## battleship
module battleship(
input wire clk,
input wire rst,  
input wire ARDUINO_A0,    
input wire ARDUINO_A1,    
input wire ARDUINO_A2,    
input wire ARDUINO_A3,    
output reg ARDUINO_IO0,   
output reg ARDUINO_IO1,   
output reg ARDUINO_IO2,   
output reg ARDUINO_IO6,   
output reg ARDUINO_IO7,   
output reg ARDUINO_IO8,   
output reg ARDUINO_IO9,   
output reg ARDUINO_IO10,  
output reg ARDUINO_IO11,  
output reg ARDUINO_A4,  
output reg ARDUINO_A5,  
output reg PMOD1_D0_P,  
output reg PMOD1_D0_N,  
output reg PMOD1_D1_P,  
output reg PMOD1_D1_N,  
output reg PMOD1_D2_P,  
output reg PMOD1_D2_N,  
output reg PMOD2_D0_P,  
output reg PMOD2_D0_N,  
output reg PMOD2_D1_P,  
output reg PMOD2_D2_P,  
output reg PMOD2_D2_N,  
output reg PMOD2_D3_P,  
output reg ARDUINO_IO3,   
output reg ARDUINO_IO4,   
output reg ARDUINO_IO5    
);
reg makeBoards;
reg make2DArray;
reg [7:0] playerOneBoard [0:2][0:2];     
reg [1:0] a;  
reg [1:0] b;  
reg [7:0] playerOneSHIPSBoard [0:2][0:2];  
reg [1:0] c;  
reg [1:0] d;  
reg [2:0] numShipsP1;
reg [2:0] hitsP1;
reg [7:0] playerTwoBoard [0:2][0:2];  
reg [1:0] e;  
reg [1:0] f;  
reg [7:0] playerTwoSHIPSBoard [0:2][0:2];  
reg [1:0] g;  
reg [1:0] h;  
reg [2:0] numShipsP2;
reg [2:0] hitsP2;
  ...
==> flow/config.mk <==
export PLATFORM = sky130hd
export DESIGN_NAME = battleship
export DESIGN_NICKNAME = battleship
export VERILOG_FILES = /design/flow/design.v
export SDC_FILE = /design/flow/constraint.sdc
export NUM_CORES = 4
export LEC_CHECK = 0
export ABC_AREA = 1
export CAP_MARGIN = 20
export CORE_ASPECT_RATIO = 0.5
export CORE_MARGIN = 2
export CORE_UTILIZATION = 72
export CTS_CLUSTER_DIAMETER = 385
export CTS_CLUSTER_SIZE = 98
export PLACE_DENSITY = 0.39
export SLEW_MARGIN = 20
export TNS_END_PERCENT = 10
==> flow/constraint.sdc <==
create_clock -name core_clock -period 2.42 [get_ports {clk}]
set_input_delay 0.4840 -clock core_clock [delete_from_list [all_inputs] [get_ports {clk}]]
set_output_delay 0.4840 -clock core_clock [all_outputs]
set_load 0.01 [all_outputs]
run.sh (not shown) runs the stock make flow with config.mk's settings and CLKGATE_MAP_FILE=.
The starting point completed, yet does not pass: setup timing.
Rerun with:
- ABC_AREA: 1 -> default
- CORE_UTILIZATION: 72 -> 40
- CTS_CLUSTER_DIAMETER: 385 -> 329
- PLACE_DENSITY: 0.39 -> default
- TNS_END_PERCENT: 10 -> default
- clock period: 2.42 -> 5.0 ns (I/O delays scaled with it)
Outcome: Now the flow completed without violations. Maximum frequency shrinks by about 28%. Area after synthesis shrinks by 7.1%. Power shrinks by about 54%. Clock skew barely changes. Routed wire length shrinks by 38%. Sequential cell count does not change. Design area shrinks by about 15%. Die area grows by about 65%. Utilization shrinks by 47 points. Setup slack improved by 1.4 ns. Clock-buffer cell count grows by 2.
Rerun with:
- CORE_ASPECT_RATIO: 0.5 -> default
- CTS_CLUSTER_DIAMETER: 329 -> default
- CTS_CLUSTER_SIZE: 98 -> default
- clock period: 5.0 -> 2.93 ns (I/O delays scaled with it)
After rerunning:
- With this change the flow completed, yet does not pass: setup timing
- final area grows by 11%
- power grows by 74%
- worst hold slack stays flat
Rerun with:
- ABC_AREA: default -> 1
- CORE_UTILIZATION: 40 -> 45
- clock period: 2.93 -> 1.76 ns (I/O delays scaled with it)
The new run completed and failed the layout checks on setup timing.
Clock skew went down by 0.013 ns.
Design area went up by about 40%.
Synthesized cell count went up by about 30%.
Area after synthesis went up by 7.6%.
Power went up by about 70%.
First-iteration DRC count went up by 16%.
Wire length went up by 37%.
Rerun with:
- ABC_AREA: 1 -> default
- CORE_UTILIZATION: 45 -> 40
- clock period: 1.76 -> 4.35 ns (I/O delays scaled with it)
Effect:
- Now the flow passed the timing, DRC and antenna checks
- clock-buffer cell count falls by 2
- worst hold slack is better by 0.032 ns
- critical path depth decreases by 2
- clock power drops by 58%
- sequential share of layout area grows by 12 points
- final area drops by 35%
- die size is higher by 4.4%
- global-route usage decreases by 8.5 points
Rerun with:
- clock period: 4.35 -> 5.0 ns (I/O delays scaled with it)
Wire length drops by about 2.3%. Final area drops by about 0.6%. Synthesized cell count does not change.

## alpha
Starting RTL as in the previous note.
// battleship
module battleship(
input wire clk,
input wire rst,  
input wire ARDUINO_A0,    
input wire ARDUINO_A1,    
input wire ARDUINO_A2,    
input wire ARDUINO_A3,    
output reg ARDUINO_IO0,   
output reg ARDUINO_IO1,   
output reg ARDUINO_IO2,   
output reg ARDUINO_IO6,   
output reg ARDUINO_IO7,   
output reg ARDUINO_IO8,   
output reg ARDUINO_IO9,   
output reg ARDUINO_IO10,  
output reg ARDUINO_IO11,  
output reg ARDUINO_A4,  
output reg ARDUINO_A5,  
output reg PMOD1_D0_P,  
output reg PMOD1_D0_N,  
output reg PMOD1_D1_P,  
output reg PMOD1_D1_N,  
output reg PMOD1_D2_P,  
output reg PMOD1_D2_N,  
output reg PMOD2_D0_P,  
output reg PMOD2_D0_N,  
output reg PMOD2_D1_P,  
output reg PMOD2_D2_P,  
output reg PMOD2_D2_N,  
output reg PMOD2_D3_P,  
output reg ARDUINO_IO3,   
output reg ARDUINO_IO4,   
output reg ARDUINO_IO5    
);
clock: 1.76 ns
lec_check: 0
abc_area: 1
cap_margin: 20
core_aspect_ratio: 0.5
core_margin: 2
core_utilization: 65
cts_cluster_diameter: 400
cts_cluster_size: 99
place_density: 0.35
slew_margin: 20
alpha | ERROR | 4_1_cts
--- input diff alpha..beta ---
Settings: removing PLACE_DENSITY (formerly 0.35); removing CORE_ASPECT_RATIO (formerly 0.5); changing CTS_CLUSTER_DIAMETER from 400 to 200; changing CORE_UTILIZATION from 65 to 63.
==> comparison <==
[compare] base=alpha new=beta: placed instance count up about 0.7%, count of input and output buffers saw little to no change, post-place setup slack increased by 52 ps relative to the old numbers, half-perimeter wire length after placement went down, core utilization at floorplan shows a reduction of 2.1 points. Delta (beta minus alpha): die width decreased by about 28% relative to the old numbers, global placement routability congestion went up, area of placed instances increased about 0.32%, number of flops mapped to enable cells by yosys was more or less identical. The lower placeable core region of alpha and beta is in alpha. beta is listed as incomplete: the tool reported an error in 5_1_grt and the run ended there. The final reports for beta and alpha show die size higher in the former.
> inputs changed (beta -> gamma)
Settings: a deleted CTS_CLUSTER_SIZE that had been 99; a deleted ABC_AREA that had been 1; a change of CORE_UTILIZATION from 63 to 32; a deleted CTS_CLUSTER_DIAMETER that had been 200; a change of the clock period (ns, I/O delays scaled along) from 1.76 to 5.26.
--- outcome ---
Re area share of and/or/nand/nor cells after synthesis: beta was higher than gamma.
Area fraction in mux cells (gamma over beta): increase, 2.0 points
Taking beta as 1.0, gamma lands at 0.77 on instance count of the mapped netlist.
gamma completed end to end with timing, DRC and antenna clean.
beta did not finish; the tool stopped in 5_1_grt with error DPL-0038.
Here is what was changed in the inputs of delta compared with gamma.
Settings: setting HOLD_SLACK_MARGIN to -0.1 for the first time; changing CORE_UTILIZATION from 32 to 72; changing the clock period (ns, I/O delays scaled along) from 5.26 to 3.43.
[summary]
- delta had finished all stages when the layout checks came back failing, citing negative setup slack.
- Diff gamma -> delta | total met2 wirelength after detailed routing | increase of 1300 um
- Re overall routed net length: gamma and delta aren't equal, and the lower value belongs to gamma.
- Cmp gamma and delta / switching component of the power / lower: gamma
- Design area | delta above gamma
- Comparing gamma and delta, the lower placement-stage cell area was measured on delta.
diff inputs: delta => epsilon
Settings: PLACE_DENSITY: unset -> 0.41; CTS_CLUSTER_DIAMETER: unset -> 358; ABC_AREA: unset -> 1; the clock period (ns, I/O delays scaled along): 3.43 -> 2.63.
### Flow results
- Of epsilon and delta, it is epsilon that has the higher synthesized cell count.
- epsilon: register-to-register path setup slack is 660 ps lower than what delta reported.
- epsilon ran in full, but the layout does not pass; the checks complain about negative setup slack.
- Overall power after layout: epsilon vs delta up 34%
- The tightest hold margin number comes out lower for epsilon vs delta.
Power is estimated from default activity; no workload was simulated.
